## vedic_multiplier_32x32_pipelined
module vedic_multiplier_32x32_pipelined(
    input clk,
    input [31:0] a, b,
    output reg [63:0] result_32x32
);
Settings: LEC_CHECK=0, CAP_MARGIN=30, CELL_PAD_IN_SITES_GLOBAL_PLACEMENT=1, CORE_ASPECT_RATIO=1.04, CORE_MARGIN=8, CORE_UTILIZATION=31, GPL_ROUTABILITY_DRIVEN=0, GPL_TIMING_DRIVEN=1, MIN_ROUTING_LAYER=met2, SETUP_SLACK_MARGIN=1.08, SLEW_MARGIN=0, TNS_END_PERCENT=65; clock period 8.47 ns.
run.sh (not shown) runs the stock make flow with config.mk's settings and CLKGATE_MAP_FILE=.
The starting point produced a layout that fails on negative setup slack.
Next try:
CAP_MARGIN = 15   (was 30)
CELL_PAD_IN_SITES_GLOBAL_PLACEMENT = default   (was 1)
CORE_ASPECT_RATIO = default   (was 1.04)
CORE_MARGIN = 2   (was 8)
CORE_UTILIZATION = 71   (was 31)
GPL_ROUTABILITY_DRIVEN = default   (was 0)
GPL_TIMING_DRIVEN = default   (was 1)
MAX_ROUTING_LAYER = met4   (was default)
MIN_ROUTING_LAYER = default   (was met2)
SETUP_SLACK_MARGIN = default   (was 1.08)
SLEW_MARGIN = 20   (was 0)
TNS_END_PERCENT = default   (was 65)
clock period = 9.63 ns   (was 8.47 ns; I/O delays follow)
Effect:
- The changed run finished but failed the layout checks on negative setup slack
- register-to-register slack improves by 1300 ps
- worst setup slack improved by 430 ps
- wire length barely changes
- area after synthesis stays the same
- sequential cell count stays the same
Next try:
CAP_MARGIN = 20   (was 15)
CORE_UTILIZATION = 66   (was 71)
What happened: The changed run finished but fails on negative setup slack; worst hold slack gets worse by 46 ps; final area barely changes; wire length drops by 9.3%; first-iteration DRC count goes down by 28%; synthesized cell count does not change; clock-buffer cell count goes down by 1; clock skew grows by 7.8 ps.
Next try:
CORE_UTILIZATION = 71   (was 66)
MAX_ROUTING_LAYER = default   (was met4)
SETUP_SLACK_MARGIN = -0.04   (was default)
clock period = 9.57 ns   (was 9.63 ns; I/O delays follow)
What happened: The new run ran to the end with violations: negative setup slack. Register-to-register slack got worse by 220 ps. Sequential share of layout area stays flat. Clock skew falls by 19 ps. Via count climbs by 3.6%. Count of clock-buffer cells in the layout fell by 1. Critical path depth shrinks by 2. Worst setup slack degrades by 230 ps. Design area drops by 0.47%. Hold slack gains 35 ps.
Next try:
CAP_MARGIN = 15   (was 20)
CTS_CLUSTER_SIZE = 41   (was default)
HOLD_SLACK_MARGIN = -0.1   (was default)
MAX_ROUTING_LAYER = met4   (was default)
PLACE_DENSITY = 0.66   (was default)
SETUP_SLACK_MARGIN = default   (was -0.04)
clock period = 9.32 ns   (was 9.57 ns; I/O delays follow)
Result:
- The new run ran to the end with violations: negative setup slack
- setup slack got worse by 540 ps
- wire length is higher by 6.2%
- synthesized cell count does not change
- utilization is higher by 0.85 points
- cell area is higher by 0.98%
- critical path depth is lower by 2
- via count is higher by 2.5%
- die size stays the same
- cell count is higher by 0.67%
- worst hold slack hardly moves
Next try:
CAP_MARGIN = 20   (was 15)
CORE_UTILIZATION = 40   (was 71)
CTS_CLUSTER_SIZE = default   (was 41)
HOLD_SLACK_MARGIN = default   (was -0.1)
MAX_ROUTING_LAYER = default   (was met4)
PLACE_DENSITY = default   (was 0.66)
clock period = 11.2 ns   (was 9.32 ns; I/O delays follow)
Effect: This time the run finished with timing, DRC and antenna clean. Hold slack improves by 7.9 ps. Via count fell by 13%. Critical path depth rose by 2. Clock skew rose by 19 ps. Sequential cell count is unchanged.

* * *

Starting RTL as in the previous note.
## vedic_multiplier_32x32_pipelined
module vedic_multiplier_32x32_pipelined(
    input clk,
    input [31:0] a, b,
    output reg [63:0] result_32x32
);
clock: 8.69 ns
lec_check: 0
cap_margin: 20
core_margin: 2
core_utilization: 72
cts_cluster_size: 95
setup_slack_margin: 0.53
slew_margin: 20
The starting point completed and failed the layout checks on setup timing.
Next try:
Settings changed: CAP_MARGIN 20 to 15, CORE_UTILIZATION 72 to 71, CTS_CLUSTER_SIZE 95 to 41, MAX_ROUTING_LAYER set to met4, SETUP_SLACK_MARGIN 0.53 to not set.
Clock period 8.69 ns to 9.32 ns, I/O delays scaled along.
- The new run completed, yet does not pass: setup timing
- global-route usage fell by 2.6 points
- sequential share of layout area climbs by 0.28 points
- worst setup slack improves by 2.3 ns
- utilization drops by 3.5 points
Next try:
Settings changed: CAP_MARGIN 15 to 40, CORE_UTILIZATION 71 to 72, CTS_CLUSTER_SIZE 41 to 42, HOLD_SLACK_MARGIN set to 0.27, MAX_ROUTING_LAYER met4 to not set, PLACE_DENSITY_LB_ADDON set to 0.01, SETUP_SLACK_MARGIN set to 1.01.
=>
- The new run produced a layout that fails on setup timing
- setup slack gets worse by 0.079 ns
- global-route usage came out higher by 1.9 points
- maximum frequency shrinks by 0.73%

* * *

Starting RTL as in the previous note.
==> flow/design.v (excerpt) <==
module vedic_multiplier_32x32_pipelined(
    input clk,
    input [31:0] a, b,
    output reg [63:0] result_32x32
);
    wire [31:0] q0, q1, q2, q3;
    reg [31:0] q0_reg, q1_reg, q2_reg, q3_reg;
    reg [31:0] w1_reg;
    reg [47:0] w2, w3, w4_reg, w5_reg, w6_reg;
    reg [15:0] lo_d1, lo_d2, lo_d3;
    vedic_multiplier_16x16 v16_0(.a(a[15:0]), .b(b[15:0]), .result_16x16(q0));
    vedic_multiplier_16x16 v16_1(.a(a[15:0]), .b(b[31:16]), .result_16x16(q1));
    vedic_multiplier_16x16 v16_2(.a(a[31:16]), .b(b[15:0]), .result_16x16(q2));
    vedic_multiplier_16x16 v16_3(.a(a[31:16]), .b(b[31:16]), .result_16x16(q3));
    always @(posedge clk) begin
        q0_reg <= q0;
        q1_reg <= q1;
        q2_reg <= q2;
        q3_reg <= q3;
    end
    always @(posedge clk) begin
        w1_reg <= {16'b0, q0_reg[31:16]} + q1_reg;
    end
    always @(posedge clk) begin
        w2 <= {16'b0, q2_reg};
        w3 <= {q3_reg, 16'b0};
        w4_reg <= w2 + w3;
    end
    always @(posedge clk) begin
        w5_reg <= {16'b0, w1_reg};
        w6_reg <= w4_reg + w5_reg;
    end
    always @(posedge clk) begin
        lo_d1 <= q0_reg[15:0];
        lo_d2 <= lo_d1;
        lo_d3 <= lo_d2;
    end
	 always @(posedge clk) begin
	     result_32x32[63:16] <= w6_reg;
        result_32x32[15:0] <= lo_d3;
	 end 
endmodule
clock: 8.14 ns
lec_check: 0
abc_area: 0
cap_margin: 10
core_margin: 2
core_utilization: 30
gpl_routability_driven: 0
gpl_timing_driven: 0
hold_slack_margin: 0.03
max_routing_layer: met4
slew_margin: 20
tns_end_percent: 25
The baseline finished but failed the layout checks on setup timing.
Change:
Settings changed: ABC_AREA 0 to unset, CAP_MARGIN 10 to 20, CORE_UTILIZATION 30 to 57, GPL_ROUTABILITY_DRIVEN 0 to unset, GPL_TIMING_DRIVEN 0 to unset, HOLD_SLACK_MARGIN 0.03 to unset, MAX_ROUTING_LAYER met4 to unset, SETUP_SLACK_MARGIN set to 1.63, TNS_END_PERCENT 25 to unset.
Clock period 8.14 ns to 7.95 ns, I/O delays scaled along.
After rerunning: The new run completed and failed the layout checks on setup timing; worst setup slack degrades by 0.066 ns; final area grows by 7.5%; first-iteration DRC count decreases by 6.4%; die area is lower by about 47%; routed wire length fell by 6.1%; register-to-register slack gets worse by 0.17 ns; global-route usage increases by 12 points; critical path depth is higher by 1.

* * *

## north
The RTL this note starts from:
==> flow/design.v <==
module half_adder(a, b, sum, carry);
	input a, b;
	output sum, carry;
	assign sum = a^b;
	assign carry = a&b;
endmodule
module add4b(a,b,sum);
	input [3:0] a,b;
	output [3:0] sum;
	wire [3:0] sum;
	assign sum = a + b;
endmodule
module add6b(a, b, sum);
	input [5:0] a,b;
	output [5:0] sum;
	wire [5:0] sum;
	assign sum = a + b;
endmodule
module add8b(a,b,sum);
	input [7:0] a,b;
	output [7:0] sum;
	wire [7:0] sum;
	assign sum = a + b;
endmodule
module add12b(a,b,sum);
	input [11:0] a,b;
	output [11:0] sum;
	wire [11:0] sum;
	assign sum = a + b;
endmodule
module add16b(a,b,sum);
	input [15:0] a,b;
	output [15:0] sum;
	wire [15:0] sum;
	assign sum = a + b;
endmodule
module add24b(a,b,sum);
	input [23:0] a,b;
	output [23:0] sum;
	wire [23:0] sum;
	assign sum = a + b;
endmodule
module add32b(a,b,sum);
	input [31:0] a,b;
	output [31:0] sum;
	wire [31:0] sum;
	assign sum = a + b;
endmodule
module add48b (
    input [47:0] a,
    input [47:0] b,
    output [47:0] sum
);
    assign sum = a + b;
endmodule
module vedic_multiplier_2x2(a, b, result_2x2);
	input[1:0] a, b;
	output[3:0] result_2x2;
	wire[3:0] temp;
	assign result_2x2[0] = a[0] & b[0];
	assign temp[0] = a[0] & b[1];
	assign temp[1] = a[1] & b[0];
	assign temp[2] = a[1] & b[1];
	half_adder h1(temp[0], temp[1], result_2x2[1], temp[3]);
	half_adder h2(temp[2], temp[3], result_2x2[2], result_2x2[3]);
endmodule
module vedic_multiplier_4x4(a, b, result_4x4);
	input[3:0] a, b;
	output[7:0] result_4x4;
	wire[3:0] q0, q1, q2, q3, w0, w1;
	wire[5:0] w2, w3, w4, w5, w6;
	vedic_multiplier_2x2 v2_0(a[1:0], b[1:0], q0[3:0]);
	vedic_multiplier_2x2 v2_1(a[1:0], b[3:2], q1[3:0]);
	vedic_multiplier_2x2 v2_2(a[3:2], b[1:0], q2[3:0]);
	vedic_multiplier_2x2 v2_3(a[3:2], b[3:2], q3[3:0]);
	assign w0[3:0] = {2'b0, q0[3:2]};
	add4b a4_0(w0[3:0], q1[3:0], w1[3:0]);
	assign w2 = {2'b0, q2[3:0]};
	assign w3 = {q3[3:0], 2'b0};
	add6b a6_0(w2, w3, w4);
	assign w5 = {2'b0, w1[3:0]};
	add6b a6_1(w4, w5, w6);
	assign result_4x4[7:2] = w6[5:0];
	assign result_4x4[1:0] = q0[1:0];
endmodule
module vedic_multiplier_8x8(a, b, result_8x8);
	input[7:0] a, b;
	output[15:0] result_8x8;
	wire[15:0] q0, q1, q2, q3;
	wire[7:0] w0, w1;
	wire[11:0] w2, w3, w4, w5, w6;
	vedic_multiplier_4x4 v4_0(a[3:0], b[3:0], q0[15:0]);
	vedic_multiplier_4x4 v4_1(a[3:0], b[7:4], q1[15:0]);
	vedic_multiplier_4x4 v4_2(a[7:4], b[3:0], q2[15:0]);
	vedic_multiplier_4x4 v4_3(a[7:4], b[7:4], q3[15:0]);
   assign w0[7:0] = {4'b0, q0[7:4]};
	add8b a8_0(w0, q1, w1);
	assign w2 = {4'b0, q2[7:0]};
	assign w3 = {q3[7:0], 4'b0};
	add12b a12_0(w2, w3, w4);
	assign w5 = {4'b0, w1[7:0]};
	add12b a12_1(w4, w5, w6);
	assign result_8x8[15:4] = w6[11:0];
	assign result_8x8[3:0] = q0[3:0];
endmodule
module vedic_multiplier_16x16(a, b, result_16x16);
	input[15:0] a, b;
	output[31:0] result_16x16;
	wire[15:0] q0, q1, q2, q3;
	wire[15:0] w0, w1;
	wire[23:0] w2, w3, w4, w5, w6;
	vedic_multiplier_8x8 v8_0(a[7:0], b[7:0], q0[15:0]);
	vedic_multiplier_8x8 v8_1(a[7:0], b[15:8], q1[15:0]);
	vedic_multiplier_8x8 v8_2(a[15:8], b[7:0], q2[15:0]);
	vedic_multiplier_8x8 v8_3(a[15:8], b[15:8], q3[15:0]);
   assign w0[15:0] = {8'b0, q0[15:8]};
	add16b a16_0(w0, q1, w1);
	assign w2 = {8'b0, q2[15:0]};
	assign w3 = {q3[15:0], 8'b0};
	add24b a24_0(w2, w3, w4);
	assign w5 = {8'b0, w1[15:0]};
	add24b a24_1(w4, w5, w6);
	assign result_16x16[31:8] = w6[23:0];
	assign result_16x16[7:0] = q0[7:0];
endmodule
module vedic_multiplier_32x32_pipelined(
    input clk,
    input [31:0] a, b,
    output reg [63:0] result_32x32
);
    wire [31:0] q0, q1, q2, q3;
    reg [31:0] q0_reg, q1_reg, q2_reg, q3_reg;
    reg [31:0] w1_reg;
    reg [47:0] w2, w3, w4_reg, w5_reg, w6_reg;
    reg [15:0] lo_d1, lo_d2, lo_d3;
    vedic_multiplier_16x16 v16_0(.a(a[15:0]), .b(b[15:0]), .result_16x16(q0));
    vedic_multiplier_16x16 v16_1(.a(a[15:0]), .b(b[31:16]), .result_16x16(q1));
    vedic_multiplier_16x16 v16_2(.a(a[31:16]), .b(b[15:0]), .result_16x16(q2));
    vedic_multiplier_16x16 v16_3(.a(a[31:16]), .b(b[31:16]), .result_16x16(q3));
    always @(posedge clk) begin
        q0_reg <= q0;
        q1_reg <= q1;
        q2_reg <= q2;
        q3_reg <= q3;
    end
    always @(posedge clk) begin
        w1_reg <= {16'b0, q0_reg[31:16]} + q1_reg;
    end
    always @(posedge clk) begin
        w2 <= {16'b0, q2_reg};
        w3 <= {q3_reg, 16'b0};
        w4_reg <= w2 + w3;
    end
    always @(posedge clk) begin
        w5_reg <= {16'b0, w1_reg};
        w6_reg <= w4_reg + w5_reg;
    end
    always @(posedge clk) begin
        lo_d1 <= q0_reg[15:0];
        lo_d2 <= lo_d1;
        lo_d3 <= lo_d2;
    end
	 always @(posedge clk) begin
	     result_32x32[63:16] <= w6_reg;
        result_32x32[15:0] <= lo_d3;
	 end 
endmodule
Settings: LEC_CHECK=0, CAP_MARGIN=40, CORE_MARGIN=2, CORE_UTILIZATION=72, CTS_CLUSTER_SIZE=42, HOLD_SLACK_MARGIN=0.27, PLACE_DENSITY_LB_ADDON=0.01, SETUP_SLACK_MARGIN=2.65, SLEW_MARGIN=20; clock period 9.32 ns.
In north the implementation completed, yet the final layout does not meet the checks, the culprit being setup timing.
For south, these inputs were changed with respect to north:
- PLACE_DENSITY_LB_ADDON: 0.01 -> unset
- SETUP_SLACK_MARGIN: 2.65 -> unset
- CORE_UTILIZATION: 72 -> 25
- CAP_MARGIN: 40 -> 20
- HOLD_SLACK_MARGIN: 0.27 -> unset
- CTS_CLUSTER_SIZE: 42 -> unset
- the clock period (ns, I/O delays scaled along): 9.32 -> 14.8
==> results <==
From the logs: north reached the end of the flow and failed the layout checks with setup timing. south finished end to end and its layout was clean on timing, DRC and antenna. Looking at launch point of the critical path, the a[5] result is from north; the a[0] one comes from south. Compared to north, south was floorplanned on a bigger die. Taking north as the reference point, the overall fraction of global-route tracks in use of south falls by 27 points. Lower layout clock buffer count among south and north: north. south against north: number of nets in the finished design went down, final worst-path cycle share went down, routed length on met3 went down. Taking north as the reference, in south worst-case setup margin in the final layout rose 3.27 ns, count of endpoints failing setup in the final report shrank by 66.
Input-level comparison between east and south:
- GPL_ROUTABILITY_DRIVEN newly set to 1
- CELL_PAD_IN_SITES_DETAIL_PLACEMENT newly set to 0
- HOLD_SLACK_MARGIN newly set to -0.08
- CORE_UTILIZATION changed from 25 to 60
- PLACE_DENSITY_LB_ADDON newly set to 0.29
- the clock period (ns, I/O delays scaled along) changed from 14.8 to 10.2
Notes after the runs:
- Against south, area of the chip in east fell by more than half.
- Taking south as the reference, in east all-layer global routing usage rose by 16 points, number of placed instances with taps included fell by 13%.
- Delta (east minus south): later-pin clock latency in the skew report now sits lower; top fanout value on the critical path now sits lower; register share of the cell area now sits lower.
- Critical path's slowest cell = sky130_fd_sc_hd__clkdlybuf4s50_1: south; critical path's slowest cell = sky130_fd_sc_hd__fa_1: east
- east completed end to end; final checks failed (setup timing).
The inputs of west differ from those of east as listed below.
- changing CAP_MARGIN from 20 to 15
- setting CELL_PAD_IN_SITES_GLOBAL_PLACEMENT to 2 for the first time
- changing CORE_UTILIZATION from 60 to 56
- changing CELL_PAD_IN_SITES_DETAIL_PLACEMENT from 0 to 2
- setting ABC_AREA to 1 for the first time
- setting TNS_END_PERCENT to 35 for the first time
[summary]
- Not one of west and east finished clean.
- west: it failed during global placement without I/O, and the tool reported FLW-0024.
- Summary of west over east: gate count of the mapped netlist climbed about 35%, die extent in x climbed 24 µm, floorplan net count climbed 2372, simple-gate share of the synthesized area climbed 3.4 points.
